## flow/config.mk

```make
export PLATFORM = sky130hd
export DESIGN_NAME = CPU
export DESIGN_NICKNAME = CPU
export VERILOG_FILES = /design/flow/design.v
export SDC_FILE = /design/flow/constraint.sdc
export NUM_CORES = 4
export LEC_CHECK = 0
export ABC_AREA = 1
export CAP_MARGIN = 20
export CELL_PAD_IN_SITES_DETAIL_PLACEMENT = 2
export CORE_MARGIN = 2
export CORE_UTILIZATION = 54
export CTS_CLUSTER_DIAMETER = 246
export CTS_CLUSTER_SIZE = 71
export GPL_TIMING_DRIVEN = 0
export MAX_ROUTING_LAYER = met5
export MIN_ROUTING_LAYER = met1
export PLACE_DENSITY = 0.61
export SLEW_MARGIN = 20
export TNS_END_PERCENT = 50
```

## flow/constraint.sdc

```tcl
create_clock -name core_clock -period 9.09 [get_ports {clk}]
set_input_delay 1.8180 -clock core_clock [delete_from_list [all_inputs] [get_ports {clk}]]
set_output_delay 1.8180 -clock core_clock [all_outputs]
set_load 0.01 [all_outputs]
```

## flow/design.v

```verilog
`timescale 1ns / 1ps
module ALU(output_data, zero, sourceA, sourceB, ALUSel);
parameter word_size = 32;
input [word_size-1:0] sourceA, sourceB;
input [2:0] ALUSel; 
output reg [word_size-1:0] output_data;
output zero;
always @(sourceA, sourceB, ALUSel) begin
	case (ALUSel)
		3'b000: output_data = sourceA + sourceB;
		3'b001: output_data = sourceA - sourceB;
		3'b010: output_data = ($signed(sourceA) < $signed(sourceB))? 1 : 0;
		3'b011: output_data = (sourceA >> sourceB);
		3'b100: output_data = (sourceA << sourceB);
		3'b101: output_data = sourceA | sourceB;
		4'b110: output_data = sourceA & sourceB;
		4'b111: output_data = sourceA ^ sourceB;
		default: output_data = 0;
	endcase
end
assign zero = (output_data == 0);
endmodule
`timescale 1ns / 1ps
module RegFile (rna,rnb,d,wn,we,clk,clrn,qa,qb);
	input 	[4:0]	rna,rnb,wn;
	input 	[31:0] 	d;
	input		we,clk,clrn;
	output 	[31:0] 	qa,qb;
	reg 	[31:0] 	register [0:31];  
	assign qa = (rna == 0)? 0 : register[rna];  
	assign qb = (rnb == 0)? 0 : register[rnb];  
	always @(posedge clk) begin
		if ((wn != 0) && (we == 1))  
			register[wn] <= d;
	end
endmodule
`timescale 1ns / 1ps
module holding_reg(output_data, input_data, write, clk, reset, resetData);
parameter word_size = 32;
input [word_size-1:0] input_data;
input [word_size-1:0] resetData;
input	write, clk, reset;
output [word_size-1:0] output_data;
reg [word_size-1:0] content;
assign output_data = content;
always @(posedge clk) begin
	if (reset) begin
		content <= resetData;
	end
	else if (write) begin
		content <= input_data;
	end
end
endmodule
`timescale 1ns / 1ps
module mux_1bit(output_data, input_data0, input_data1, select);
parameter word_size = 32;
input select;
input [word_size-1:0] input_data0, input_data1;
output reg [word_size-1:0] output_data;
always @(select or input_data0 or input_data1) begin
	case (select)
		0: output_data <= input_data0;
		1: output_data <= input_data1;
		default: output_data <= 0;
	endcase
end
endmodule
`timescale 1ns / 1ps
module mux_2bit(output_data, input_data0, input_data1, input_data2, input_data3, select);
parameter word_size = 32;
input [1:0] select;
input [word_size-1:0] input_data0, input_data1, input_data2, input_data3;
output reg [word_size-1:0] output_data;
always @(input_data0 or input_data1 or input_data2 or input_data3 or select) begin
	case (select)
		0: output_data <= input_data0;
		1: output_data <= input_data1;
		2: output_data <= input_data2;
		3: output_data <= input_data3;
		default: output_data <= 0;
	endcase
end
endmodule
`timescale 1ns / 1ps
module read_mux(output_data, input_data0, input_data1, input_data2, select);
parameter word_size = 5;
input [1:0] select;
input [word_size-1:0] input_data0, input_data1, input_data2;
output reg [word_size-1:0] output_data;
always @(select or input_data0 or input_data1 or input_data2) begin
	case (select)
		2'b00: output_data <= input_data0;
		2'b01: output_data <= input_data1;
		2'b10: output_data <= input_data2;
		default: output_data <= 0;
	endcase
end
endmodule
`timescale 1ns / 1ps
module sign_extend(input_data, output_data);
parameter word_size = 32;
parameter imm_size = 16;
input [imm_size-1:0] input_data;
output [word_size-1:0] output_data;
assign output_data = $signed(input_data);
endmodule
`timescale 1ns / 1ps
module zero_extend(input_data, output_data);
parameter word_size = 32;
parameter imm_size = 16;
input [imm_size-1:0] input_data;
output [word_size-1:0] output_data;
assign output_data = $unsigned(input_data);
endmodule
`timescale 1ns / 1ps
module sa_extend(input_data, output_data);
parameter word_size = 32;
parameter sa_size = 5;
input [sa_size-1:0] input_data;
output [word_size-1:0] output_data;
assign output_data = $unsigned(input_data);
endmodule
`timescale 1ns / 1ps
module CU(decode, clk, reset, zero, RegWre, PCWre, IRWre, ALUSrcB, ALUOp, ALUM2Reg, RegOut, DataMemRw,
     PCSrc, ExtSel, InsMemRW, WrRegData, SAExt , state, next_state, halted);
	input clk;
	input reset;
	input [5:0] decode;
	input zero;
	output reg RegWre,PCWre,IRWre,ALUSrcB,ALUM2Reg,DataMemRw,ExtSel, InsMemRW, WrRegData, SAExt;
	output reg [1:0] PCSrc;
	output reg [1:0] RegOut;
	output reg [2:0] ALUOp;
	output reg [2:0] state;
	output reg [2:0] next_state;
	output reg halted;
	parameter [2:0] sif   = 3'b000,
						 sid   = 3'b001,
						 sexe1 = 3'b110,
						 sexe2 = 3'b101,
						 sexe3 = 3'b010,
						 smem  = 3'b011,
						 swb1  = 3'b111,
						 swb2  = 3'b100;
	parameter [5:0] op_add  = 6'b000000,
						 op_sub  = 6'b000001,
						 op_addi = 6'b000010,
						 op_or   = 6'b010000,
						 op_and  = 6'b010001,
						 op_ori  = 6'b010010,
						 op_sll  = 6'b011000,
						 op_move = 6'b100000,
						 op_slt  = 6'b100111,
						 op_sw   = 6'b110000,
						 op_lw   = 6'b110001,
						 op_beq  = 6'b110100,
						 op_j    = 6'b111000,
						 op_jr   = 6'b111001,
						 op_jal  = 6'b111010,
						 op_halt = 6'b111111;
	always @(posedge clk) begin
		if (reset) begin
			state <= sif;
			halted <= 0;
		end else begin
			state <= next_state;
			if (state == sid && decode == op_halt)
				halted <= 1;
		end
	end
	always @(*) begin
		PCWre = 0;       
		IRWre = 0;       
		PCSrc = 2'b00;   
		ExtSel = 0;      
		SAExt = 0;       
		ALUSrcB = 0;     
		ALUOp = 3'b000;  
		DataMemRw = 0;   
		ALUM2Reg = 0;    
		RegOut = 2'b10;  
		RegWre = 0;      
		WrRegData = 0;   
		InsMemRW = 0;    
		next_state = state;
		if (reset) begin
			IRWre = 1;
			next_state = sif;
		end else begin
			case (state)
				sif: begin
					next_state = sid;
					IRWre = 1;
				end
				sid: begin
					case (decode)
						op_add : begin next_state = sexe1; end
						op_sub : begin next_state = sexe1; end
						op_addi: begin next_state = sexe1; ExtSel = 1; end
						op_or  : begin next_state = sexe1; end
						op_and : begin next_state = sexe1; end
						op_ori : begin next_state = sexe1; ExtSel = 1; end
						op_move: begin next_state = sexe1; end
						op_slt : begin next_state = sexe1; end
						op_sll : begin next_state = sexe1; end
						op_beq : begin next_state = sexe2; ExtSel = 1; end
						op_sw  : begin next_state = sexe3; ExtSel = 1; end
						op_lw  : begin next_state = sexe3; ExtSel = 1; end
						op_j   : begin next_state = sif; PCWre = 1; PCSrc = 2'b11; end
						op_jal : begin next_state = sif; PCWre = 1; PCSrc = 2'b11; RegOut = 2'b00; RegWre = 1; end
						op_jr  : begin next_state = sif; PCWre = 1; PCSrc = 2'b10; end
						op_halt: begin next_state = sif; end
						default: ;
					endcase
				end
				sexe1: begin
					next_state = swb1;
					WrRegData = 1;
					case (decode)
						op_add :begin ALUOp = 3'b000; end
						op_sub :begin ALUOp = 3'b001; end
						op_addi:begin ALUOp = 3'b000; ALUSrcB = 1; end
						op_or  :begin ALUOp = 3'b101; end
						op_and :begin ALUOp = 3'b110; end
						op_ori :begin ALUOp = 3'b101; ALUSrcB = 1; end
						op_move:begin ALUOp = 3'b000; end
						op_slt :begin ALUOp = 3'b010; end
						op_sll :begin ALUOp = 3'b100; ALUSrcB = 1; SAExt = 1; end
						default: ;
					endcase
				end
				sexe2: begin
					next_state = sif;
					ALUOp = 3'b001;
					PCWre = 1;
					PCSrc = zero ? 2'b01 : 2'b00;
				end
				sexe3: begin
					case (decode)
						op_sw  : begin next_state = smem; ALUOp = 3'b000; ALUSrcB = 1; end
						op_lw  : begin next_state = smem; ALUOp = 3'b000; ALUSrcB = 1; end
						default: ;
					endcase
				end
				smem: begin
					case (decode)
						op_sw  : begin next_state = sif; DataMemRw = 1; PCWre = 1; end
						op_lw  : begin next_state = swb2; ALUM2Reg = 1; end
						default: ;
					endcase
				end
				swb1: begin
					next_state = sif;
					PCWre = 1;
					WrRegData = 1;
					RegWre = 1;
					case (decode)
						op_add : begin RegOut = 2'b10; end
						op_sub : begin RegOut = 2'b10; end
						op_addi: begin RegOut = 2'b01; end
						op_or  : begin RegOut = 2'b10; end
						op_and : begin RegOut = 2'b10; end
						op_ori : begin RegOut = 2'b01; end
						op_move: begin RegOut = 2'b10; end
						op_slt : begin RegOut = 2'b10; end
						op_sll : begin RegOut = 2'b10; end
						default: ;
					endcase
				end
				swb2: begin
					next_state = sif;
					PCWre = 1;
					WrRegData = 1;
					RegWre = 1;
					RegOut = 2'b01;
				end
			endcase
		end
	end
endmodule
`timescale 1ns / 1ps
module DataPath(decode, clk, reset, zero, RegWre, PCWre, IRWre, ALUSrcB, ALUOp, ALUM2Reg, RegOut, DataMemRw,
     PCSrc, ExtSel, InsMemRW, WrRegData, SAExt, initPC, PCout,
     IMout, DMout, DAddr, DWData, DWe);
	input clk;
	input reset;
	output [5:0] decode;
	output zero;
	input RegWre,PCWre,ALUSrcB,ALUM2Reg,DataMemRw,ExtSel, InsMemRW, IRWre, WrRegData, SAExt;
	input [1:0] PCSrc;
	input [1:0] RegOut;
	input [2:0] ALUOp;
	input [31:0] initPC;
	input [31:0] IMout;       
	input [31:0] DMout;       
	output [31:0] DAddr;
	output [31:0] DWData;
	output DWe;
	parameter word_size = 32;
	parameter zero32 = 32'h0000;
	wire [word_size-1:0] PCin; 
	output [word_size-1:0] PCout;
	wire [word_size-1:0] IRout;
	wire [word_size-1:0] MDRout;
	wire [word_size-1:0] MDRin;
	wire [word_size-1:0] immZE, immSE, saSAE;
	wire [4:0] write_address;
	wire [word_size-1:0] write_data;
	wire [word_size-1:0] read_data_1, read_data_2;
	wire [word_size-1:0] Aout, Bout;
	wire [word_size-1:0] top_extend_wire;
	wire [word_size-1:0] origin_extend_wire;
	wire [word_size-1:0]	sourceB;
	wire [word_size-1:0] ALU_wire;
	wire [word_size-1:0] ALUOut_wire;
	wire [15:0] immediate;
	wire [4:0] rs, rt, rd, sa;
	wire [25:0] j_address;
	assign decode = IRout[31:26];
	assign immediate = IRout[15:0];
	assign rs = IRout[25:21];
	assign rt = IRout[20:16];
	assign rd = IRout[15:11];
	assign sa = IRout[10:6];
	assign j_address[25:0] = IRout[25:0];
	assign DAddr = ALUOut_wire;
	assign DWData = Bout;
	assign DWe = DataMemRw;
	RegFile		RF(rs, rt, write_data, write_address, RegWre,
						clk, 1'b1, read_data_1, read_data_2);
	holding_reg IR(IRout, IMout, IRWre, clk, reset, zero32);
	holding_reg	A(Aout, read_data_1, 1'b1, clk, reset, zero32);
	holding_reg B(Bout, read_data_2, 1'b1, clk, reset, zero32);
	holding_reg	ALUOut(ALUOut_wire, ALU_wire, 1'b1, clk, reset, zero32);
	holding_reg MDR(MDRout, MDRin, 1'b1, clk, reset, zero32);
	zero_extend	ZE(immediate, immZE);
	sign_extend SE(immediate, immSE);
	sa_extend   SAE(sa, saSAE);
	mux_1bit extend_mux(origin_extend_wire, immZE, immSE, ExtSel);
	mux_1bit sa_extend_mux(top_extend_wire, origin_extend_wire, saSAE,  SAExt);
	read_mux	read_sel_mux(write_address, 5'b11111, rt, rd, RegOut); 
	mux_1bit write_data_mux(write_data,PCout+4, MDRout,  WrRegData);
	mux_1bit ALUSrcB_mux(sourceB, Bout, top_extend_wire, ALUSrcB);
	mux_1bit ALUM2Reg_mux(MDRin, ALU_wire, DMout, ALUM2Reg);
	wire [31:0] jump_address;
	assign jump_address[31:28] = PCout[31:28];
	assign jump_address[27:2] = j_address[25:0];
	assign jump_address[1:0] = 2'b00;
	mux_2bit	PC_mux(PCin,
						 PCout+4,        
						 PCout+4+(immSE<<2),  
						 read_data_1,    
						 jump_address,  
						 PCSrc);
	holding_reg	PC(PCout, PCin, PCWre, clk, reset, initPC);
	ALU	mainALU(ALU_wire, zero, Aout, sourceB, ALUOp);
endmodule
`timescale 1ns / 1ps
module CPU(clk, reset, initPC,
			  imem_addr, imem_rdata,
			  dmem_addr, dmem_wdata, dmem_we, dmem_rdata,
			  halted);
	input clk, reset;
	input [31:0] initPC;
	output [31:0] imem_addr;
	input  [31:0] imem_rdata;
	output [31:0] dmem_addr;
	output [31:0] dmem_wdata;
	output dmem_we;
	input  [31:0] dmem_rdata;
	output halted;
	wire [5:0] decode;
	wire zero, RegWre,PCWre,ALUSrcB,ALUM2Reg,DataMemRw,ExtSel, InsMemRW, IRWre, WrRegData, SAExt;
	wire [1:0] PCSrc;
	wire [1:0] RegOut;
	wire [2:0] ALUOp;
	wire [2:0] state, next_state;
	wire [31:0] PCout;
	assign imem_addr = PCout;
	CU _CU(decode, clk, reset, zero, RegWre, PCWre, IRWre, ALUSrcB, ALUOp, ALUM2Reg, RegOut, DataMemRw,
     PCSrc, ExtSel, InsMemRW, WrRegData, SAExt, state, next_state, halted);
	DataPath _DataPath(decode, clk, reset, zero, RegWre, PCWre, IRWre, ALUSrcB, ALUOp, ALUM2Reg, RegOut, DataMemRw,
     PCSrc, ExtSel, InsMemRW, WrRegData, SAExt, initPC, PCout,
     imem_rdata, dmem_rdata, dmem_addr, dmem_wdata, dmem_we);
endmodule
```

## flow/run.sh

```bash
#!/bin/bash
# the make line also repeats each setting of config.mk as NAME=value (left out here)
make -C /OpenROAD-flow-scripts/flow DESIGN_CONFIG=/design/flow/config.mk WORK_HOME=/design/flow/orfs CLKGATE_MAP_FILE= finish
```

==> results of run 1 <==
[metrics by stage]
step	power (µW)	setup TNS, ps
floorplan	13200	0
global placement	19500	-21230
==> out/notes.md, run 1 <==
## Run status
• run status: did not finish
• Stopped at: detailed placement (3_5_place_dp)
• first logged error message: Error: detail_place.tcl, 38 bad optional access

## Logic synthesis
• top cell types by occurrence after synthesis: o21ai_0 (1223), nor2_1 (1095), edfxtp_1 (1056)
• Synth Cell Area: 66300 µm²
• Synth Area in Compound Gates: 20.6%
• FF+latch count, synth: 1230
• average cell area after synthesis: 8.77 µm²
• Max-area cell share: 47.9%
• most popular library cell in the synthesized design by count: o21ai_0
• share of the yosys chip area belonging to registers: 53.1%
• post-synth tally of flip-flops with integrated enable: 1056
• top area cells in the synthesized netlist: edfxtp_1 (48%), o21ai_0 (9.2%), nor2_1 (6.2%)
• number of distinct library cells after synthesis: 60
• area of the synthesized netlist per yosys stat: 66300 µm²
• Synthesis Warnings: 7
• Main synth FF type: edfxtp_1
• library cell occupying the most area in the post-synthesis netlist: edfxtp_1
• Post-Syn Instances: 7554
• ys cells: 7554
• largest family of logic cells by area: AND-OR/OR-AND gates
• proportion of synthesized flip-flops having asynchronous set or reset: 0%
• simple-gate share of the synthesized area: 16.7%
• share of cell area taken by muxes after synthesis: 0%
• post-synthesis share of cell area spent on full adders, half adders and majority gates: 2.66%
• area share of xor/xnor cells in the synthesized design: 0.674%

## Place
• number of buffer cells added on primary ports: 194
• final weighted congestion in routability-driven placement: 1.24

## Die
• overall chip area: 126000 µm²
• die extent in x: 354 µm
• Cell Rows: 128
• I/O pin count: 196
• height of the die: 354 µm
• core area: 122000 µm²
• starting utilization of the core area: 54.4%

==> run 2, diff against run 1 <==
Settings changed: ABC_AREA 1 to not set, CELL_PAD_IN_SITES_DETAIL_PLACEMENT 2 to not set, CORE_UTILIZATION 54 to 14, CTS_CLUSTER_DIAMETER 246 to not set, CTS_CLUSTER_SIZE 71 to not set, GPL_TIMING_DRIVEN 0 to not set, MAX_ROUTING_LAYER met5 to not set, MIN_ROUTING_LAYER met1 to not set, PLACE_DENSITY 0.61 to not set, TNS_END_PERCENT 50 to not set.
Clock period 9.09 ns to 12.9 ns, I/O delays scaled along.
==> out/notes.md, run 2 <==
## Pwr
• Worst VDD drop: 0.000133 V
• Internal Pwr Total: 7800 µW
• group drawing the most power: registers
• power drawn by the clock network: 4050 µW
• Sequential Power: 4810 µW
• P per Cell Area: 144 nW/µm²
• switching portion of total power: 31.9%
• Leakage: 0.0244 µW
• Clk pwr share: 35.3%
• relative contribution of sequential cells to total power: 42.0%
• Logic pwr share: 22.7%
• reported combinational group power: 2600 µW
• Switch Pwr: 3650 µW

## Worst setup path
• capture instance of the worst register-to-register path: _DataPath.PC.content[14]$_DFFE_PP_
• cell count of the worst reg-to-reg path: 24
• crit path DRT: 13390 ps
• critical path start-end classification: in -> reg
• worst path bufs/invs: 4
• reg2reg start: _DataPath.IR.content[27]$_SDFFE_PP0N_
• number of stages on the worst setup path: 25
• CP peak stage delay: 720 ps
• worst-path cell with the longest stage delay: a22o_1
• critical path capture point: _DataPath.PC.content[14]$_DFFE_PP_
• FF-to-FF setup slack: 3340 ps
• worst-path maximum fanout: 40
• type of element capturing the critical path: flip-flop
• critical path launch point: reset
• kind of launch point of the worst setup path: input pin
• family with the most delay on the worst path: AND-OR/OR-AND gates
• WP data arrival: 11410 ps

## Logic synthesis
• Main synth FF type: edfxtp_1
• post-synth tally of flip-flops with integrated enable: 1056
• share of cell area taken by muxes after synthesis: 22.6%
• library cell occupying the most area in the post-synthesis netlist: edfxtp_1
• ys cells: 4565
• Synth Cell Area: 64600 µm²
• most popular library cell in the synthesized design by count: edfxtp_1
• area share of xor/xnor cells in the synthesized design: 1.19%
• FF+latch count, synth: 1230
• Synth Area in Compound Gates: 8.43%
• post-synthesis share of cell area spent on full adders, half adders and majority gates: 2.73%
• share of the yosys chip area belonging to registers: 54.5%
• Synthesis Warnings: 7
• Max-area cell share: 49.1%
• proportion of synthesized flip-flops having asynchronous set or reset: 0%
• simple-gate share of the synthesized area: 7.82%
• area of the synthesized netlist per yosys stat: 64600 µm²
• average cell area after synthesis: 14.2 µm²
• number of distinct library cells after synthesis: 92
• top cell types by occurrence after synthesis: edfxtp_1 (1056), mux4_2 (536), nand2_1 (309)
• largest family of logic cells by area: multiplexers
• top area cells in the synthesized netlist: edfxtp_1 (49%), mux4_2 (19%), dfxtp_1 (5.4%)
• Post-Syn Instances: 4565

## STA
• post-layout min period: 10930 ps
• number of endpoints with negative hold slack in the final report: 0
• largest clock skew in the final design: 55.8 ps
• slew at the pin closest to its max-slew limit: 1290 ps
• setup repair after global routing missed its margin: false
• final setup vio count: 0
• Final Max Tran Viols: 0
• final total negative setup slack: 0 ps
• final hold slack: 508 ps
• share of the clock period used by the worst path: 84.7%
• timing-limited maximum frequency: 91.5 MHz
• max_slew headroom: 13.4%

## Die
• Cell Rows: 249
• overall chip area: 467000 µm²
• die extent in x: 683 µm
• height of the die: 683 µm
• starting utilization of the core area: 14.0%
• core area: 460000 µm²
• I/O pin count: 196

## Route
• Iteration-0 DRC Markers: 6435
• Total Wirelength: 266000 µm
• total via count in the routed design: 45900
• detailed-router iteration count before antenna repair: 9
• routed vias/inst: 4.16
• residual antenna-violating net count after detailed routing: 0
• Wirelength per Cell: 24.1 µm
• Residual DRC: 0

## Global routing
• overall track demand over capacity in global routing: 10.9%
• global-route wire length before repair: 364000 µm
• antenna violations before repair: 23
• via count of the first global-routing pass: 43800
• maximum number of pins on one net before global-route repair: 97
• Overflow after GRT: 0

## Clock network
• Max H-tree Level: 4
• Sinks on Clock Net: 1230
• Clock Pin Slew Worst Setup and Hold Paths: 60 ps
• root buffer cell: clkbuf_16
• Resized Gates After CTS: 0
• clk ins delay skew pair: 800 ps
• buffers inserted by post-CTS timing repair: 0
• clock tree from TritonCTS: done
• count of hold-fix buffers inserted at cts: 0
• number of buffers inserted during clock tree synthesis: 137
• clock buffer depth: 3

## Place
• Placed Area: 74800 µm²
• placed cell count: 10800
• final weighted congestion in routability-driven placement: 0.978
• number of buffer cells added on primary ports: 195
• post-DP HPWL: 186000 µm

## Job
• count of tool warnings: 101
• number of max-cap violations: 0

## Layout
• fill cell instance count of the final layout: 50100
• finished layout cell area: 79500 µm²
• layout overhead on the synthesized area: 23.1%
• Post-layout nets: 5008
• number of standard cells in the layout, taps in and fillers out: 11000

## Worst hold path
• worst hold path depth: 2
• Hold Crit Class: reg -> reg
• startpoint of the worst hold path: _DataPath.IR.content[24]$_SDFFE_PP0N_

## Run status
• run status: no timing/DRC/antenna violations

run 2: final cells by class:
cell class / instances / area [µm²] / area share, %
inverter: 147 / 552 / 0.694
timing repair buffer: 346 / 3160 / 3.97
clock inverter: 78 / 897 / 1.13
antenna: 4 / 10.0 / 0.0126
tap: 6149 / 7690 / 9.67
sequential: 1230 / 35200 / 44.3
clock buffer: 177 / 3770 / 4.74
multi-input combinational: 2909 / 28200 / 35.5
run 2: layer usage:
layer | global-route usage (%) | vias to the layer above | share of wire (%)
li1 | - | 18600 | -
met1 | 14.1 | 23800 | 39
met2 | 16.9 | 2919 | 45
met3 | 2.73 | 499 | 11
met4 | 5.35 | 12 | 5.7
met5 | 0 | - | 0.029
run 2: through the flow:
step | total power [µW] | setup slack [ps] | util [%]
after floorplan | 6270 | 3350 | -
after global placement | 7430 | 1400 | 16.3
after detailed placement | 7420 | 1480 | 16.3
after CTS | 11500 | 2290 | 17.3
after global routing | 11800 | 1670 | 17.3
final | 11500 | 1970 | 17.3
==> run 3, diff against run 2 <==
Settings changed: CORE_UTILIZATION 14 to 40.
Clock period 12.9 ns to 9.86 ns, I/O delays scaled along.
==> out/notes.md, run 3 <==
## Pwr
• switching portion of total power: 31.1%
• Clk pwr share: 35.1%
• relative contribution of sequential cells to total power: 42.0%
• power drawn by the clock network: 5220 µW
• reported combinational group power: 3400 µW
• Internal Pwr Total: 10200 µW
• Leakage: 0.0244 µW
• Worst VDD drop: 0.000148 V
• group drawing the most power: registers
• Sequential Power: 6250 µW
• Logic pwr share: 22.9%
• Switch Pwr: 4620 µW
• P per Cell Area: 200 nW/µm²

## STA
• fin worst setup slack: 1120 ps
• max_slew headroom: 11.1%
• post-layout min period: 8740 ps
• slew at the pin closest to its max-slew limit: 1320 ps
• Final Max Tran Viols: 0
• final setup vio count: 0
• setup repair after global routing missed its margin: false
• timing-limited maximum frequency: 114 MHz
• share of the clock period used by the worst path: 88.6%
• number of endpoints with negative hold slack in the final report: 0
• final total negative setup slack: 0 ps
• largest clock skew in the final design: 43.4 ps

## Worst setup path
• cell count of the worst reg-to-reg path: 24
• FF-to-FF setup slack: 1620 ps
• critical path launch point: reset
• crit path DRT: 10370 ps
• worst-path cell with the longest stage delay: nand2_1
• kind of launch point of the worst setup path: input pin
• worst-path maximum fanout: 25
• worst path bufs/invs: 6
• critical path capture point: _DataPath.PC.content[8]$_DFFE_PP_
• dominant cell type by count on the critical path: buf_4
• capture instance of the worst register-to-register path: _DataPath.PC.content[8]$_DFFE_PP_
• CP peak stage delay: 660 ps
• family with the most delay on the worst path: AND-OR/OR-AND gates
• reg2reg start: _CU.state[2]$_DFF_P_
• type of element capturing the critical path: flip-flop
• critical path start-end classification: in -> reg
• WP data arrival: 9250 ps
• number of stages on the worst setup path: 25

## Clock network
• number of buffers inserted during clock tree synthesis: 135
• root buffer cell: clkbuf_16
• Sinks on Clock Net: 1230
• Resized Gates After CTS: 0
• count of hold-fix buffers inserted at cts: 0
• clock tree from TritonCTS: done
• buffers inserted by post-CTS timing repair: 0
• clock buffer depth: 3
• Max H-tree Level: 4
• clk ins delay skew pair: 800 ps
• Clock Pin Slew Worst Setup and Hold Paths: 60 ps

## Place
• final weighted congestion in routability-driven placement: 1.03
• post-DP HPWL: 164000 µm
• setup slack after placement: 441 ps
• number of buffer cells added on primary ports: 195

## Route
• Residual DRC: 0
• Total Wirelength: 249000 µm
• Wirelength per Cell: 35.3 µm
• residual antenna-violating net count after detailed routing: 0
• total via count in the routed design: 45400
• routed vias/inst: 6.43
• Iteration-0 DRC Markers: 6288
• detailed-router iteration count before antenna repair: 8

## Logic synthesis
• most popular library cell in the synthesized design by count: edfxtp_1
• Synth Cell Area: 64600 µm²
• library cell occupying the most area in the post-synthesis netlist: edfxtp_1
• share of the yosys chip area belonging to registers: 54.5%
• share of cell area taken by muxes after synthesis: 22.6%
• largest family of logic cells by area: multiplexers
• simple-gate share of the synthesized area: 7.82%
• ys cells: 4565
• FF+latch count, synth: 1230
• Post-Syn Instances: 4565
• area of the synthesized netlist per yosys stat: 64600 µm²
• Main synth FF type: edfxtp_1
• top area cells in the synthesized netlist: edfxtp_1 (49%), mux4_2 (19%), dfxtp_1 (5.4%)
• Max-area cell share: 49.1%
• Synthesis Warnings: 7
• area share of xor/xnor cells in the synthesized design: 1.19%
• number of distinct library cells after synthesis: 92
• post-synthesis share of cell area spent on full adders, half adders and majority gates: 2.73%
• Synth Area in Compound Gates: 8.43%
• post-synth tally of flip-flops with integrated enable: 1056
• proportion of synthesized flip-flops having asynchronous set or reset: 0%
• top cell types by occurrence after synthesis: edfxtp_1 (1056), mux4_2 (536), nand2_1 (309)
• average cell area after synthesis: 14.2 µm²

## Worst hold path
• startpoint of the worst hold path: _CU.halted$_SDFFE_PP0P_
• terminating pin of the worst hold path: _CU.halted$_SDFFE_PP0P_
• worst hold path depth: 2
• Hold Crit Class: reg -> reg

## Die
• core area: 160000 µm²
• overall chip area: 165000 µm²
• I/O pin count: 196
• die extent in x: 406 µm
• Cell Rows: 147
• height of the die: 406 µm
• starting utilization of the core area: 40.3%

## Global routing
• Overflow after GRT: 0
• overall track demand over capacity in global routing: 30.0%
• via count of the first global-routing pass: 43900
• maximum number of pins on one net before global-route repair: 106
• global-route wire length before repair: 344000 µm
• antenna violations before repair: 10

## Layout
• Post-layout nets: 5015
• layout overhead on the synthesized area: 15.3%

## Run status
• run status: no timing/DRC/antenna violations

## Job
• count of tool warnings: 107
• number of max-cap violations: 0

## run 3: final cells by class
| class | count | area (µm²) |
|---|---|---|
| fill | 14000 | 85900 |
| sequential | 1230 | 35200 |
| multi-input combinational | 2909 | 28200 |
| clock buffer | 180 | 3830 |
| timing repair buffer | 355 | 3260 |
| tap | 2160 | 2700 |
| clock inverter | 66 | 718 |
| inverter | 147 | 552 |
| antenna | 6 | 15.0 |
## run 3: layer usage
metal | global-route usage, % | wire, µm
met5 | 0 | 34
met4 | 14.0 | 12400
met3 | 5.25 | 22400
met1 | 40.2 | 97100
met2 | 47.6 | 117000
## run 3: through the flow
| stage | instance area [µm²] | hold slack (ps) | total power (µW) | std cells | util [%] |
|---|---|---|---|---|---|
| 6_report | 74500 | 493 | 14900 | 7053 | 46.4 |
| 5_1_grt | 74500 | 507 | 15300 | 7050 | 46.4 |
| 2_1_floorplan | 64700 | 464 | 8200 | 4596 | - |
| 4_1_cts | 74500 | 479 | 14800 | 7046 | 46.4 |
| 3_3_place_gp | 69900 | 454 | 9680 | 6797 | 43.6 |
| 3_5_place_dp | 69900 | 465 | 9670 | 6800 | 43.6 |
==> run 4, diff against run 3 <==
Settings changed: ABC_AREA set to 0, CAP_MARGIN 20 to 15, CORE_ASPECT_RATIO set to 0.56, CORE_MARGIN 2 to 10, CORE_UTILIZATION 40 to 38, GPL_ROUTABILITY_DRIVEN set to 0, MAX_ROUTING_LAYER set to met4, MIN_ROUTING_LAYER set to met2, TNS_END_PERCENT set to 100.
Clock period 9.86 ns to 7.51 ns, I/O delays scaled along.
==> out/notes.md, run 4 <==
## Logic synthesis
• number of distinct library cells after synthesis: 92
• most popular library cell in the synthesized design by count: edfxtp_1
• Synth Cell Area: 64600 µm²
• average cell area after synthesis: 14.2 µm²
• top area cells in the synthesized netlist: edfxtp_1 (49%), mux4_2 (19%), dfxtp_1 (5.4%)
• share of the yosys chip area belonging to registers: 54.5%
• area share of xor/xnor cells in the synthesized design: 1.19%
• Post-Syn Instances: 4565
• proportion of synthesized flip-flops having asynchronous set or reset: 0%
• post-synthesis share of cell area spent on full adders, half adders and majority gates: 2.73%
• simple-gate share of the synthesized area: 7.82%
• Main synth FF type: edfxtp_1
• ys cells: 4565
• area of the synthesized netlist per yosys stat: 64600 µm²
• Synthesis Warnings: 7
• largest family of logic cells by area: multiplexers
• share of cell area taken by muxes after synthesis: 22.6%
• Max-area cell share: 49.1%
• library cell occupying the most area in the post-synthesis netlist: edfxtp_1
• FF+latch count, synth: 1230
• Synth Area in Compound Gates: 8.43%
• post-synth tally of flip-flops with integrated enable: 1056
• top cell types by occurrence after synthesis: edfxtp_1 (1056), mux4_2 (536), nand2_1 (309)

## Run status
• Stopped at: global routing (5_1_grt)
• run status: did not finish
• first logged error message: [ERROR GRT-0116] Global routing finished with congestion. Check the congestion regions in the DRC Viewer.

## Clock network
• Max H-tree Level: 3
• number of buffers inserted during clock tree synthesis: 106
• root buffer cell: clkbuf_16
• buffers inserted by post-CTS timing repair: 0
• count of hold-fix buffers inserted at cts: 0
• Sinks on Clock Net: 1230
• Resized Gates After CTS: 0
• clock buffer depth: 3

## Place
• number of buffer cells added on primary ports: 195
• post-DP HPWL: 177000 µm
• Placed Area: 72900 µm²

## Global routing
• Overflow after GRT: 310
• overall track demand over capacity in global routing: 62.2%

## Die
• overall chip area: 188000 µm²
• Cell Rows: 113
• die extent in x: 571 µm
• I/O pin count: 196
• core area: 169000 µm²
• starting utilization of the core area: 38.2%
• height of the die: 329 µm

-- run 4: metal layers --
metal / GRT usage [%] / GRT overflow
met1: - / -
met2: 62.3 / 56
met3: 72.8 / 224
met4: 45.2 / 30
met5: - / -
-- run 4: through the flow --
stage / utilization (%) / worst slack (ps) / std cells / power [µW]
after CTS: 45.1 / 45.6 / 7393 / 18800
after floorplan: - / 3.22 / 4596 / 10800
after detailed placement: 43.1 / -704 / 7198 / 13200
after global placement: 43.1 / -522 / 7198 / 13200
==> run 5, diff against run 4 <==
Settings changed: ABC_AREA 0 to not set, CORE_ASPECT_RATIO 0.56 to not set, CORE_MARGIN 10 to 2, CORE_UTILIZATION 38 to 61, CTS_CLUSTER_DIAMETER set to 28, CTS_CLUSTER_SIZE set to 43, GPL_ROUTABILITY_DRIVEN 0 to not set, MIN_ROUTING_LAYER met2 to not set, SETUP_SLACK_MARGIN set to 1.3, TNS_END_PERCENT 100 to not set.
Clock period 7.51 ns to 5.03 ns, I/O delays scaled along.
==> out/notes.md, run 5 <==
## Global routing
• overall track demand over capacity in global routing: 82.1%
• Overflow after GRT: 154

## Die
• core area: 105000 µm²
• height of the die: 329 µm
• Cell Rows: 119
• starting utilization of the core area: 61.5%
• die extent in x: 329 µm
• overall chip area: 109000 µm²
• I/O pin count: 196

## Logic synthesis
• Synth Area in Compound Gates: 8.43%
• most popular library cell in the synthesized design by count: edfxtp_1
• post-synthesis share of cell area spent on full adders, half adders and majority gates: 2.73%
• number of distinct library cells after synthesis: 92
• ys cells: 4565
• share of cell area taken by muxes after synthesis: 22.6%
• FF+latch count, synth: 1230
• simple-gate share of the synthesized area: 7.82%
• area of the synthesized netlist per yosys stat: 64600 µm²
• share of the yosys chip area belonging to registers: 54.5%
• average cell area after synthesis: 14.2 µm²
• Post-Syn Instances: 4565
• Max-area cell share: 49.1%
• area share of xor/xnor cells in the synthesized design: 1.19%
• largest family of logic cells by area: multiplexers
• proportion of synthesized flip-flops having asynchronous set or reset: 0%
• Synth Cell Area: 64600 µm²
• top cell types by occurrence after synthesis: edfxtp_1 (1056), mux4_2 (536), nand2_1 (309)
• library cell occupying the most area in the post-synthesis netlist: edfxtp_1
• Synthesis Warnings: 7
• post-synth tally of flip-flops with integrated enable: 1056
• top area cells in the synthesized netlist: edfxtp_1 (49%), mux4_2 (19%), dfxtp_1 (5.4%)
• Main synth FF type: edfxtp_1

## Place
• number of buffer cells added on primary ports: 195
• setup slack after placement: -2370 ps
• post-DP HPWL: 199000 µm
• final weighted congestion in routability-driven placement: 1.08

## Clock network
• Max H-tree Level: 4
• root buffer cell: clkbuf_16
• Sinks on Clock Net: 1230
• clock buffer depth: 3
• number of buffers inserted during clock tree synthesis: 230

## Run status
• first logged error message: [ERROR GRT-0232] Routing congestion too high. Check the congestion heatmap in the GUI.
• run status: did not finish
• Stopped at: global routing (5_1_grt)

run 5: through the flow:
| stage | TNS (ps) | instance area (µm²) | util, % | std cells |
|---|---|---|---|---|
| 2_1_floorplan | -66230 | 65300 | - | 4596 |
| 3_5_place_dp | -102560 | 75800 | 72.2 | 6768 |
| 4_1_cts | -41860 | 85700 | 81.5 | 7263 |
| 3_3_place_gp | -97360 | 75800 | 72.2 | 6768 |
run 5: what timing repair did:
item                                    4_1_cts
resized                                     257
endpoints found under the hold margin         0
setup buffers                                51
endpoints found under the setup margin     1088
cloned                                        2
pin swaps                                    76
hold buffers                                  0
run 5: routing by layer:
layer	track usage (%)	overflow
met1	82.1	12
met2	93.2	73
met3	70.5	18
met4	77.4	51
met5	-	-
==> run 6, diff against run 5 <==
Settings changed: ABC_AREA set to 1, CAP_MARGIN 15 to 20, CORE_UTILIZATION 61 to 72, CTS_CLUSTER_DIAMETER 28 to not set, CTS_CLUSTER_SIZE 43 to 14, MAX_ROUTING_LAYER met4 to not set, PLACE_DENSITY_LB_ADDON set to 0.03, SETUP_SLACK_MARGIN 1.3 to -0.28, TNS_END_PERCENT set to 5.
Clock period 5.03 ns to 8.15 ns, I/O delays scaled along.
==> out/notes.md, run 6 <==
## Run status
• run status: did not finish
• Stopped at: detailed placement (3_5_place_dp)
• first logged error message: [ERROR DPL-0033] detailed placement checks failed during check placement.

## Place
• number of buffer cells added on primary ports: 195
• final weighted congestion in routability-driven placement: 1.13

## Logic synthesis
• ys cells: 7554
• post-synth tally of flip-flops with integrated enable: 1056
• share of the yosys chip area belonging to registers: 53.1%
• Synth Cell Area: 66300 µm²
• Max-area cell share: 47.9%
• library cell occupying the most area in the post-synthesis netlist: edfxtp_1
• most popular library cell in the synthesized design by count: o21ai_0
• area of the synthesized netlist per yosys stat: 66300 µm²
• area share of xor/xnor cells in the synthesized design: 0.674%
• Post-Syn Instances: 7554
• proportion of synthesized flip-flops having asynchronous set or reset: 0%
• Synth Area in Compound Gates: 20.6%
• largest family of logic cells by area: AND-OR/OR-AND gates
• Main synth FF type: edfxtp_1
• top area cells in the synthesized netlist: edfxtp_1 (48%), o21ai_0 (9.2%), nor2_1 (6.2%)
• simple-gate share of the synthesized area: 16.7%
• post-synthesis share of cell area spent on full adders, half adders and majority gates: 2.66%
• top cell types by occurrence after synthesis: o21ai_0 (1223), nor2_1 (1095), edfxtp_1 (1056)
• FF+latch count, synth: 1230
• share of cell area taken by muxes after synthesis: 0%
• number of distinct library cells after synthesis: 60
• average cell area after synthesis: 8.77 µm²
• Synthesis Warnings: 7

## Die
• I/O pin count: 196
• die extent in x: 307 µm
• core area: 91400 µm²
• starting utilization of the core area: 72.5%
• height of the die: 307 µm
• overall chip area: 94500 µm²
• Cell Rows: 111

## run 6: stage by stage
step                    hold slack (ps)  setup WS [ps]
after global placement              462            675
after floorplan                     438           1420
==> run 7, diff against run 6 <==
Settings changed: ABC_AREA 1 to not set, SETUP_SLACK_MARGIN -0.28 to 1.38.
Clock period 8.15 ns to 10.0 ns, I/O delays scaled along.
==> out/notes.md, run 7 <==
## Place
• number of buffer cells added on primary ports: 195
• Placed Area: 68600 µm²
• final weighted congestion in routability-driven placement: 1.08
• post-DP HPWL: 178000 µm

## Logic synthesis
• library cell occupying the most area in the post-synthesis netlist: edfxtp_1
• top area cells in the synthesized netlist: edfxtp_1 (49%), mux4_2 (19%), dfxtp_1 (5.4%)
• Main synth FF type: edfxtp_1
• ys cells: 4565
• Post-Syn Instances: 4565
• number of distinct library cells after synthesis: 92
• largest family of logic cells by area: multiplexers
• top cell types by occurrence after synthesis: edfxtp_1 (1056), mux4_2 (536), nand2_1 (309)
• simple-gate share of the synthesized area: 7.82%
• share of the yosys chip area belonging to registers: 54.5%
• proportion of synthesized flip-flops having asynchronous set or reset: 0%
• Synthesis Warnings: 7
• most popular library cell in the synthesized design by count: edfxtp_1
• post-synth tally of flip-flops with integrated enable: 1056
• Synth Cell Area: 64600 µm²
• Max-area cell share: 49.1%
• area share of xor/xnor cells in the synthesized design: 1.19%
• FF+latch count, synth: 1230
• area of the synthesized netlist per yosys stat: 64600 µm²
• post-synthesis share of cell area spent on full adders, half adders and majority gates: 2.73%
• Synth Area in Compound Gates: 8.43%
• share of cell area taken by muxes after synthesis: 22.6%
• average cell area after synthesis: 14.2 µm²

## Clock network
• clock buffer depth: 3
• root buffer cell: clkbuf_16
• Max H-tree Level: 3
• number of buffers inserted during clock tree synthesis: 118
• count of hold-fix buffers inserted at cts: 0
• buffers inserted by post-CTS timing repair: 0
• Sinks on Clock Net: 1230

## Die
• I/O pin count: 196
• die extent in x: 304 µm
• overall chip area: 92100 µm²
• height of the die: 304 µm
• starting utilization of the core area: 72.9%
• Cell Rows: 109
• core area: 88600 µm²

## Run status
• run status: did not finish
• Stopped at: global routing (5_1_grt)

run 7: repair_timing:
action                     CTS
setup endpoints to repair   24
pin swaps                    0
gates resized                4
run 7: metrics by stage:
step                utilization, %  setup WS [ps]  instances
floorplan                        -           1430       4596
global placement              77.4            612       5797
detailed placement            77.4            467       5797
CTS                           81.7           1350       6013
==> run 8, diff against run 7 <==
Settings changed: ABC_AREA set to 0, CORE_ASPECT_RATIO set to 0.5, CTS_CLUSTER_DIAMETER set to 147, CTS_CLUSTER_SIZE 14 to 99, PLACE_DENSITY set to 0.43, PLACE_DENSITY_LB_ADDON 0.03 to not set, SETUP_SLACK_MARGIN 1.38 to -0.25, TNS_END_PERCENT 5 to 20.
Clock period 10.0 ns to 5.64 ns, I/O delays scaled along.
==> out/notes.md, run 8 <==
## Place
• final weighted congestion in routability-driven placement: 1.12
• placed cell count: 6352
• Placed Area: 73000 µm²
• setup slack after placement: -1950 ps
• post-DP HPWL: 199000 µm
• number of buffer cells added on primary ports: 195

## Logic synthesis
• FF+latch count, synth: 1230
• Synth Area in Compound Gates: 8.43%
• simple-gate share of the synthesized area: 7.82%
• top area cells in the synthesized netlist: edfxtp_1 (49%), mux4_2 (19%), dfxtp_1 (5.4%)
• post-synth tally of flip-flops with integrated enable: 1056
• largest family of logic cells by area: multiplexers
• top cell types by occurrence after synthesis: edfxtp_1 (1056), mux4_2 (536), nand2_1 (309)
• most popular library cell in the synthesized design by count: edfxtp_1
• Post-Syn Instances: 4565
• Main synth FF type: edfxtp_1
• Synthesis Warnings: 7
• post-synthesis share of cell area spent on full adders, half adders and majority gates: 2.73%
• share of the yosys chip area belonging to registers: 54.5%
• average cell area after synthesis: 14.2 µm²
• ys cells: 4565
• number of distinct library cells after synthesis: 92
• Synth Cell Area: 64600 µm²
• proportion of synthesized flip-flops having asynchronous set or reset: 0%
• library cell occupying the most area in the post-synthesis netlist: edfxtp_1
• area of the synthesized netlist per yosys stat: 64600 µm²
• Max-area cell share: 49.1%
• share of cell area taken by muxes after synthesis: 22.6%
• area share of xor/xnor cells in the synthesized design: 1.19%

## Die
• core area: 88600 µm²
• die extent in x: 428 µm
• overall chip area: 92300 µm²
• Cell Rows: 77
• starting utilization of the core area: 72.9%
• I/O pin count: 196
• height of the die: 216 µm

## Run status
• run status: did not finish
• Stopped at: clock tree synthesis (4_1_cts)
• first logged error message: [ERROR DPL-0033] detailed placement checks failed during check placement.

==> run 8: stage by stage <==
step,hold WS [ps],power (µW)
3_3_place_gp,466,17300
2_1_floorplan,464,14400
3_5_place_dp,472,17700
==> run 9, diff against run 8 <==
Settings changed: ABC_AREA 0 to 1, CAP_MARGIN 20 to 35, CELL_PAD_IN_SITES_GLOBAL_PLACEMENT set to 0, CORE_ASPECT_RATIO 0.5 to 0.83, CTS_CLUSTER_DIAMETER 147 to 225, CTS_CLUSTER_SIZE 99 to not set, PLACE_DENSITY 0.43 to 0.41, SETUP_SLACK_MARGIN -0.25 to 1.04, SLEW_MARGIN 20 to 5, TNS_END_PERCENT 20 to not set.
Clock period 5.64 ns to 3.9 ns, I/O delays scaled along.
==> out/notes.md, run 9 <==
## Die
• Cell Rows: 101
• starting utilization of the core area: 72.5%
• die extent in x: 337 µm
• overall chip area: 94500 µm²
• height of the die: 280 µm
• I/O pin count: 196
• core area: 91400 µm²

## Logic synthesis
• proportion of synthesized flip-flops having asynchronous set or reset: 0%
• average cell area after synthesis: 8.77 µm²
• ys cells: 7554
• Main synth FF type: edfxtp_1
• post-synth tally of flip-flops with integrated enable: 1056
• area share of xor/xnor cells in the synthesized design: 0.674%
• share of the yosys chip area belonging to registers: 53.1%
• largest family of logic cells by area: AND-OR/OR-AND gates
• Post-Syn Instances: 7554
• Synthesis Warnings: 7
• top area cells in the synthesized netlist: edfxtp_1 (48%), o21ai_0 (9.2%), nor2_1 (6.2%)
• most popular library cell in the synthesized design by count: o21ai_0
• number of distinct library cells after synthesis: 60
• Synth Cell Area: 66300 µm²
• share of cell area taken by muxes after synthesis: 0%
• Synth Area in Compound Gates: 20.6%
• Max-area cell share: 47.9%
• post-synthesis share of cell area spent on full adders, half adders and majority gates: 2.66%
• library cell occupying the most area in the post-synthesis netlist: edfxtp_1
• top cell types by occurrence after synthesis: o21ai_0 (1223), nor2_1 (1095), edfxtp_1 (1056)
• simple-gate share of the synthesized area: 16.7%
• FF+latch count, synth: 1230
• area of the synthesized netlist per yosys stat: 66300 µm²

## Place
• post-DP HPWL: 183000 µm
• setup slack after placement: -1680 ps
• number of buffer cells added on primary ports: 195
• placed cell count: 9414
• final weighted congestion in routability-driven placement: 1.12

## Global routing
• Overflow after GRT: 1
• overall track demand over capacity in global routing: 78.8%

## Clock network
• root buffer cell: clkbuf_16
• number of buffers inserted during clock tree synthesis: 113
• Max H-tree Level: 3
• clock buffer depth: 3
• Sinks on Clock Net: 1230

## Run status
• Stopped at: global routing (5_1_grt)
• first logged error message: [ERROR GRT-0232] Routing congestion too high. Check the congestion heatmap in the GUI.
• run status: did not finish

-- run 9: metal layers --
metal  GRT overflow  track usage, %
met5              0            43.4
met4              1            71.3
met3              0            68.3
met2              0            91.0
met1              0            81.4
-- run 9: stage by stage --
step | TNS (ps) | cell area (µm²)
CTS | -35180 | 83100
detailed placement | -95340 | 77200
global placement | -84330 | 77100
floorplan | -46750 | 66900
-- run 9: timing repair --
item / 4_1_cts
pin swaps: 148
buffers inserted: 92
hold buffers: 0
gates cloned: 7
setup endpoints to repair: 1514
gates resized: 350
==> run 10, diff against run 9 <==
Settings changed: SETUP_SLACK_MARGIN 1.04 to -0.21, SLEW_MARGIN 5 to 20.
Clock period 3.9 ns to 2.78 ns, I/O delays scaled along.
==> out/notes.md, run 10 <==
## Run status
• run status: did not finish
• Stopped at: global routing (5_1_grt)
• first logged error message: [ERROR GRT-0232] Routing congestion too high. Check the congestion heatmap in the GUI.

## Logic synthesis
• number of distinct library cells after synthesis: 60
• most popular library cell in the synthesized design by count: o21ai_0
• library cell occupying the most area in the post-synthesis netlist: edfxtp_1
• area share of xor/xnor cells in the synthesized design: 0.674%
• Synth Cell Area: 66300 µm²
• share of the yosys chip area belonging to registers: 53.1%
• FF+latch count, synth: 1230
• Max-area cell share: 47.9%
• Synth Area in Compound Gates: 20.6%
• post-synthesis share of cell area spent on full adders, half adders and majority gates: 2.66%
• Main synth FF type: edfxtp_1
• average cell area after synthesis: 8.77 µm²
• Post-Syn Instances: 7554
• top cell types by occurrence after synthesis: o21ai_0 (1223), nor2_1 (1095), edfxtp_1 (1056)
• proportion of synthesized flip-flops having asynchronous set or reset: 0%
• area of the synthesized netlist per yosys stat: 66300 µm²
• share of cell area taken by muxes after synthesis: 0%
• largest family of logic cells by area: AND-OR/OR-AND gates
• top area cells in the synthesized netlist: edfxtp_1 (48%), o21ai_0 (9.2%), nor2_1 (6.2%)
• simple-gate share of the synthesized area: 16.7%
• post-synth tally of flip-flops with integrated enable: 1056
• Synthesis Warnings: 7
• ys cells: 7554

## Die
• die extent in x: 337 µm
• height of the die: 280 µm
• Cell Rows: 101
• I/O pin count: 196
• core area: 91400 µm²
• overall chip area: 94500 µm²
• starting utilization of the core area: 72.5%

## Global routing
• overall track demand over capacity in global routing: 78.8%
• Overflow after GRT: 65

## Clock network
• Sinks on Clock Net: 1230
• root buffer cell: clkbuf_16
• clock buffer depth: 3
• number of buffers inserted during clock tree synthesis: 114
• count of hold-fix buffers inserted at cts: 0
• Max H-tree Level: 3

## Place
• Placed Area: 78600 µm²
• final weighted congestion in routability-driven placement: 1.11
• post-DP HPWL: 187000 µm
• number of buffer cells added on primary ports: 195

-- run 10: per-layer routing --
| metal | track usage (%) | GRT overflow |
|---|---|---|
| met1 | 81.0 | 0 |
| met2 | 92.1 | 37 |
| met3 | 67.1 | 3 |
| met4 | 72.0 | 24 |
| met5 | 43.9 | 1 |
-- run 10: metrics by stage --
step	hold slack [ps]	util, %	worst slack [ps]	std cells
CTS	331	92.1	-2010	9801
detailed placement	496	86.0	-2740	9542
global placement	457	86.0	-2670	9542
floorplan	438	-	-2130	7585
-- run 10: repair_timing --
item	4_1_cts
gates resized	306
setup buffers	55
pin swaps	122
gates cloned	3
setup endpoints to repair	1441
==> run 11, diff against run 10 <==
Settings changed: ABC_AREA 1 to not set, CAP_MARGIN 35 to 20, CORE_ASPECT_RATIO 0.83 to 0.69, CORE_UTILIZATION 72 to 64, CTS_CLUSTER_DIAMETER 225 to 355, PLACE_DENSITY 0.41 to not set, SETUP_SLACK_MARGIN -0.21 to 0.31.
Clock period 2.78 ns to 6.07 ns, I/O delays scaled along.
==> out/notes.md, run 11 <==
## Clock network
• Clock Pin Slew Worst Setup and Hold Paths: 70 ps
• root buffer cell: clkbuf_16
• clk ins delay skew pair: 810 ps
• count of hold-fix buffers inserted at cts: 0
• number of buffers inserted during clock tree synthesis: 109
• clock tree from TritonCTS: done
• clock buffer depth: 3
• Sinks on Clock Net: 1230
• Max H-tree Level: 3

## Worst setup path
• worst path bufs/invs: 12
• dominant cell type by count on the critical path: buf_4
• kind of launch point of the worst setup path: input pin
• CP peak stage delay: 420 ps
• critical path launch point: reset
• number of stages on the worst setup path: 32
• worst-path maximum fanout: 23
• capture instance of the worst register-to-register path: _DataPath.PC.content[16]$_DFFE_PP_
• critical path start-end classification: in -> reg
• FF-to-FF setup slack: -820 ps
• family with the most delay on the worst path: AND-OR/OR-AND gates
• critical path capture point: _DataPath.PC.content[16]$_DFFE_PP_
• type of element capturing the critical path: flip-flop
• WP data arrival: 7420 ps
• reg2reg start: _CU.state[6]$_DFF_P_
• crit path DRT: 6520 ps
• cell count of the worst reg-to-reg path: 27
• worst-path cell with the longest stage delay: nor4_4

## Job
• count of tool warnings: 115
• number of max-cap violations: 0

## Route
• detailed-router iteration count before antenna repair: 13
• total via count in the routed design: 54000
• Wirelength per Cell: 42.4 µm
• residual antenna-violating net count after detailed routing: 0
• Residual DRC: 0
• routed vias/inst: 7.98
• Iteration-0 DRC Markers: 11700
• Total Wirelength: 287000 µm

## Pwr
• relative contribution of sequential cells to total power: 41.3%
• group drawing the most power: registers
• switching portion of total power: 33.1%
• Switch Pwr: 8080 µW
• Worst VDD drop: 0.000263 V
• Sequential Power: 10100 µW
• reported combinational group power: 6980 µW
• Logic pwr share: 28.6%
• P per Cell Area: 313 nW/µm²
• Leakage: 0.0271 µW
• Internal Pwr Total: 16400 µW
• Clk pwr share: 30.1%
• power drawn by the clock network: 7360 µW

## Place
• post-DP HPWL: 181000 µm
• final weighted congestion in routability-driven placement: 1.12
• Placed Area: 73600 µm²
• number of buffer cells added on primary ports: 195

## Die
• height of the die: 268 µm
• core area: 99700 µm²
• Cell Rows: 96
• I/O pin count: 196
• overall chip area: 104000 µm²
• die extent in x: 386 µm
• starting utilization of the core area: 64.8%

## Global routing
• maximum number of pins on one net before global-route repair: 133
• Overflow after GRT: 0
• global-route wire length before repair: 394000 µm
• antenna violations before repair: 16
• via count of the first global-routing pass: 52800
• overall track demand over capacity in global routing: 54.9%

## STA
• Final Max Tran Viols: 0
• timing-limited maximum frequency: 143 MHz
• share of the clock period used by the worst path: 115%
• setup repair after global routing missed its margin: true
• post-layout min period: 6970 ps
• largest clock skew in the final design: 81.9 ps
• slew at the pin closest to its max-slew limit: 1200 ps
• final hold slack: 475 ps
• fin worst setup slack: -900 ps
• max_slew headroom: 19.8%
• number of endpoints with negative hold slack in the final report: 0
• final setup vio count: 32

## Logic synthesis
• FF+latch count, synth: 1230
• number of distinct library cells after synthesis: 92
• area share of xor/xnor cells in the synthesized design: 1.19%
• most popular library cell in the synthesized design by count: edfxtp_1
• Synth Cell Area: 64600 µm²
• library cell occupying the most area in the post-synthesis netlist: edfxtp_1
• top area cells in the synthesized netlist: edfxtp_1 (49%), mux4_2 (19%), dfxtp_1 (5.4%)
• share of the yosys chip area belonging to registers: 54.5%
• post-synth tally of flip-flops with integrated enable: 1056
• Synth Area in Compound Gates: 8.43%
• top cell types by occurrence after synthesis: edfxtp_1 (1056), mux4_2 (536), nand2_1 (309)
• post-synthesis share of cell area spent on full adders, half adders and majority gates: 2.73%
• Post-Syn Instances: 4565
• average cell area after synthesis: 14.2 µm²
• area of the synthesized netlist per yosys stat: 64600 µm²
• ys cells: 4565
• simple-gate share of the synthesized area: 7.82%
• Synthesis Warnings: 7
• proportion of synthesized flip-flops having asynchronous set or reset: 0%
• largest family of logic cells by area: multiplexers
• Main synth FF type: edfxtp_1
• share of cell area taken by muxes after synthesis: 22.6%
• Max-area cell share: 49.1%

## Worst hold path
• terminating pin of the worst hold path: _CU.halted$_SDFFE_PP0P_
• Hold Crit Class: reg -> reg
• startpoint of the worst hold path: _CU.halted$_SDFFE_PP0P_
• worst hold path depth: 2

## Run status
• run status: finished with violations
• SO Faults: negative setup slack

## Layout
• layout overhead on the synthesized area: 20.9%
• finished layout cell area: 78100 µm²
• Post-layout nets: 5576

## run 11: final cells by class
cell class	count	area, µm²
sequential	1230	35200
clock buffer	134	2890
antenna	16	40.0
timing repair buffer	942	8150
inverter	147	552
multi-input combinational	2909	28900
clock inverter	67	697
fill	5382	21600
tap	1323	1660
## run 11: per-layer routing
| layer | part of all wire (%) | track usage (%) |
|---|---|---|
| met4 | 9.4 | 37.4 |
| met3 | 19 | 27.0 |
| met1 | 32 | 69.4 |
| met2 | 40 | 74.7 |
| met5 | 0.11 | 0.455 |
## run 11: repair_timing
action                     CTS  global route
setup endpoints to repair   32            37
hold endpoints to repair     0             0
cloned                       1             1
pin swaps                   36            37
gates resized               69            61
setup buffers               16            17
## run 11: metrics by stage
step / TNS [ps] / util (%) / cells / setup WS, ps / power (µW)
floorplan: -30860 / - / 4596 / -1080 / 13400
global placement: -48670 / 73.8 / 6516 / -1610 / 16300
detailed placement: -56610 / 73.8 / 6516 / -1820 / 16400
CTS: -18410 / 77.8 / 6734 / -661 / 23700
global route: -26180 / 78.3 / 6752 / -916 / 24600
finish: -25690 / 78.3 / 6768 / -900 / 24400
==> run 12, diff against run 11 <==
Settings changed: CORE_UTILIZATION 64 to 70, CTS_CLUSTER_SIZE set to 15, SETUP_SLACK_MARGIN 0.31 to -0.49.
==> out/notes.md, run 12 <==
## Logic synthesis
• FF+latch count, synth: 1230
• Main synth FF type: edfxtp_1
• area share of xor/xnor cells in the synthesized design: 1.19%
• top cell types by occurrence after synthesis: edfxtp_1 (1056), mux4_2 (536), nand2_1 (309)
• most popular library cell in the synthesized design by count: edfxtp_1
• Synthesis Warnings: 7
• share of the yosys chip area belonging to registers: 54.5%
• post-synthesis share of cell area spent on full adders, half adders and majority gates: 2.73%
• ys cells: 4565
• area of the synthesized netlist per yosys stat: 64600 µm²
• library cell occupying the most area in the post-synthesis netlist: edfxtp_1
• average cell area after synthesis: 14.2 µm²
• simple-gate share of the synthesized area: 7.82%
• proportion of synthesized flip-flops having asynchronous set or reset: 0%
• Max-area cell share: 49.1%
• largest family of logic cells by area: multiplexers
• post-synth tally of flip-flops with integrated enable: 1056
• number of distinct library cells after synthesis: 92
• Synth Cell Area: 64600 µm²
• Synth Area in Compound Gates: 8.43%
• share of cell area taken by muxes after synthesis: 22.6%
• Post-Syn Instances: 4565
• top area cells in the synthesized netlist: edfxtp_1 (49%), mux4_2 (19%), dfxtp_1 (5.4%)

## Run status
• first logged error message: [ERROR GRT-0116] Global routing finished with congestion. Check the congestion regions in the DRC Viewer.
• Stopped at: global routing (5_1_grt)
• run status: did not finish

## Die
• overall chip area: 94800 µm²
• starting utilization of the core area: 70.7%
• Cell Rows: 92
• die extent in x: 370 µm
• core area: 91400 µm²
• I/O pin count: 196
• height of the die: 256 µm

## Clock network
• count of hold-fix buffers inserted at cts: 0
• Sinks on Clock Net: 1230
• root buffer cell: clkbuf_16
• Max H-tree Level: 3
• number of buffers inserted during clock tree synthesis: 91
• clock buffer depth: 3

## Place
• Placed Area: 73300 µm²
• post-DP HPWL: 206000 µm
• number of buffer cells added on primary ports: 195
• final weighted congestion in routability-driven placement: 1.09
• setup slack after placement: -1820 ps

## Global routing
• overall track demand over capacity in global routing: 78.9%
• Overflow after GRT: 1166

## run 12: repair_timing
item                       in CTS
setup endpoints to repair      32
pin swaps                      13
hold endpoints to repair        0
buffers inserted                7
resized                        53
## run 12: per-layer routing
metal	track usage, %	GRT overflow
met5	34.9	13
met4	69.6	392
met3	64.5	75
met2	93.2	610
met1	84.1	76
## run 12: through the flow
step           hold WS (ps)  cells
2_1_floorplan           464   4596
3_3_place_gp            453   6385
3_5_place_dp            466   6385
4_1_cts                 479   6535
==> run 13, diff against run 12 <==
Settings changed: CELL_PAD_IN_SITES_GLOBAL_PLACEMENT 0 to not set, CORE_ASPECT_RATIO 0.69 to not set, CORE_UTILIZATION 70 to 72, CTS_CLUSTER_DIAMETER 355 to 372, CTS_CLUSTER_SIZE 15 to 99, PLACE_DENSITY set to 0.38, SETUP_SLACK_MARGIN -0.49 to not set, TNS_END_PERCENT set to 10.
Clock period 6.07 ns to 5.03 ns, I/O delays scaled along.
==> out/notes.md, run 13 <==
## Logic synthesis
• proportion of synthesized flip-flops having asynchronous set or reset: 0%
• FF+latch count, synth: 1230
• largest family of logic cells by area: multiplexers
• ys cells: 4565
• Synth Area in Compound Gates: 8.43%
• post-synth tally of flip-flops with integrated enable: 1056
• Max-area cell share: 49.1%
• Synthesis Warnings: 7
• post-synthesis share of cell area spent on full adders, half adders and majority gates: 2.73%
• Synth Cell Area: 64600 µm²
• number of distinct library cells after synthesis: 92
• simple-gate share of the synthesized area: 7.82%
• share of cell area taken by muxes after synthesis: 22.6%
• area share of xor/xnor cells in the synthesized design: 1.19%
• Post-Syn Instances: 4565
• most popular library cell in the synthesized design by count: edfxtp_1
• area of the synthesized netlist per yosys stat: 64600 µm²
• top area cells in the synthesized netlist: edfxtp_1 (49%), mux4_2 (19%), dfxtp_1 (5.4%)
• top cell types by occurrence after synthesis: edfxtp_1 (1056), mux4_2 (536), nand2_1 (309)
• average cell area after synthesis: 14.2 µm²
• share of the yosys chip area belonging to registers: 54.5%
• library cell occupying the most area in the post-synthesis netlist: edfxtp_1
• Main synth FF type: edfxtp_1

## Die
• Cell Rows: 109
• overall chip area: 92100 µm²
• height of the die: 304 µm
• die extent in x: 304 µm
• core area: 88600 µm²
• I/O pin count: 196
• starting utilization of the core area: 72.9%

## Place
• number of buffer cells added on primary ports: 195
• setup slack after placement: -2200 ps
• final weighted congestion in routability-driven placement: 1.13
• post-DP HPWL: 203000 µm

## Clock network
• clock buffer depth: 3
• Sinks on Clock Net: 1230
• Max H-tree Level: 1
• count of hold-fix buffers inserted at cts: 0
• number of buffers inserted during clock tree synthesis: 16
• root buffer cell: clkbuf_16

## Run status
• first logged error message: [ERROR GRT-0232] Routing congestion too high. Check the congestion heatmap in the GUI.
• run status: did not finish
• Stopped at: global routing (5_1_grt)

## Global routing
• overall track demand over capacity in global routing: 82.8%
• Overflow after GRT: 34

[run 13: per-layer routing]
metal / global-route usage, % / overflow
met5: 60.5 / 2
met3: 74.9 / 12
met2: 92.7 / 6
met4: 78.6 / 9
met1: 83.0 / 5
[run 13: stage by stage]
step / instances / utilization (%) / hold WS [ps] / area (µm²)
floorplan: 4596 / - / 464 / 64900
global placement: 6460 / 84.3 / 452 / 74700
detailed placement: 6461 / 84.3 / 464 / 74700
CTS: 6525 / 85.7 / 504 / 76000
[run 13: timing repair]
action / CTS
pin swaps: 56
resized: 118
setup buffers: 35
setup endpoints to repair: 60
gates cloned: 1
==> run 14, diff against run 13 <==
Settings changed: ABC_AREA set to 1, CAP_MARGIN 20 to 15, CELL_PAD_IN_SITES_GLOBAL_PLACEMENT set to 1, CORE_ASPECT_RATIO set to 1.56, CORE_UTILIZATION 72 to 42, CTS_CLUSTER_DIAMETER 372 to 355, CTS_CLUSTER_SIZE 99 to not set, GPL_ROUTABILITY_DRIVEN set to 1, GPL_TIMING_DRIVEN set to 0, MIN_ROUTING_LAYER set to met2, PLACE_DENSITY 0.38 to not set, PLACE_DENSITY_LB_ADDON set to 0.16, SLEW_MARGIN 20 to 15, TNS_END_PERCENT 10 to 95.
Clock period 5.03 ns to 8.28 ns, I/O delays scaled along.
==> out/notes.md, run 14 <==
## Logic synthesis
• top cell types by occurrence after synthesis: o21ai_0 (1223), nor2_1 (1095), edfxtp_1 (1056)
• share of cell area taken by muxes after synthesis: 0%
• Synth Cell Area: 66300 µm²
• Synth Area in Compound Gates: 20.6%
• post-synth tally of flip-flops with integrated enable: 1056
• Post-Syn Instances: 7554
• simple-gate share of the synthesized area: 16.7%
• largest family of logic cells by area: AND-OR/OR-AND gates
• Max-area cell share: 47.9%
• most popular library cell in the synthesized design by count: o21ai_0
• post-synthesis share of cell area spent on full adders, half adders and majority gates: 2.66%
• top area cells in the synthesized netlist: edfxtp_1 (48%), o21ai_0 (9.2%), nor2_1 (6.2%)
• number of distinct library cells after synthesis: 60
• average cell area after synthesis: 8.77 µm²
• library cell occupying the most area in the post-synthesis netlist: edfxtp_1
• area of the synthesized netlist per yosys stat: 66300 µm²
• Main synth FF type: edfxtp_1
• share of the yosys chip area belonging to registers: 53.1%
• proportion of synthesized flip-flops having asynchronous set or reset: 0%
• Synthesis Warnings: 7
• ys cells: 7554
• FF+latch count, synth: 1230
• area share of xor/xnor cells in the synthesized design: 0.674%

## Run status
• first logged error message: [ERROR GRT-0116] Global routing finished with congestion. Check the congestion regions in the DRC Viewer.
• Stopped at: global routing (5_1_grt)
• run status: did not finish

## Clock network
• Sinks on Clock Net: 1230
• clock buffer depth: 3
• number of buffers inserted during clock tree synthesis: 121
• root buffer cell: clkbuf_16
• count of hold-fix buffers inserted at cts: 0
• Max H-tree Level: 3

## Global routing
• overall track demand over capacity in global routing: 99.4%
• Overflow after GRT: 6380

## Die
• height of the die: 500 µm
• I/O pin count: 196
• Cell Rows: 182
• die extent in x: 322 µm
• starting utilization of the core area: 42.2%
• core area: 157000 µm²
• overall chip area: 161000 µm²

## Place
• number of buffer cells added on primary ports: 194
• post-DP HPWL: 371000 µm
• final weighted congestion in routability-driven placement: 1.51
• Placed Area: 75200 µm²

## run 14: layer usage
metal / overflow / track usage, %
met1: - / -
met2: 2187 / 100
met3: 2684 / 103
met4: 1106 / 92.8
met5: 403 / 91.3
## run 14: timing repair
item                       CTS
setup endpoints to repair   32
pin swaps                    2
gates resized                9
gates cloned                 0
buffers inserted             4
## run 14: stage by stage
stage,setup slack [ps],instances
after CTS,67.6,10200
after detailed placement,-1470,9965
after global placement,-1440,9803
after floorplan,1520,7585
Power is estimated from default activity; no workload was simulated.
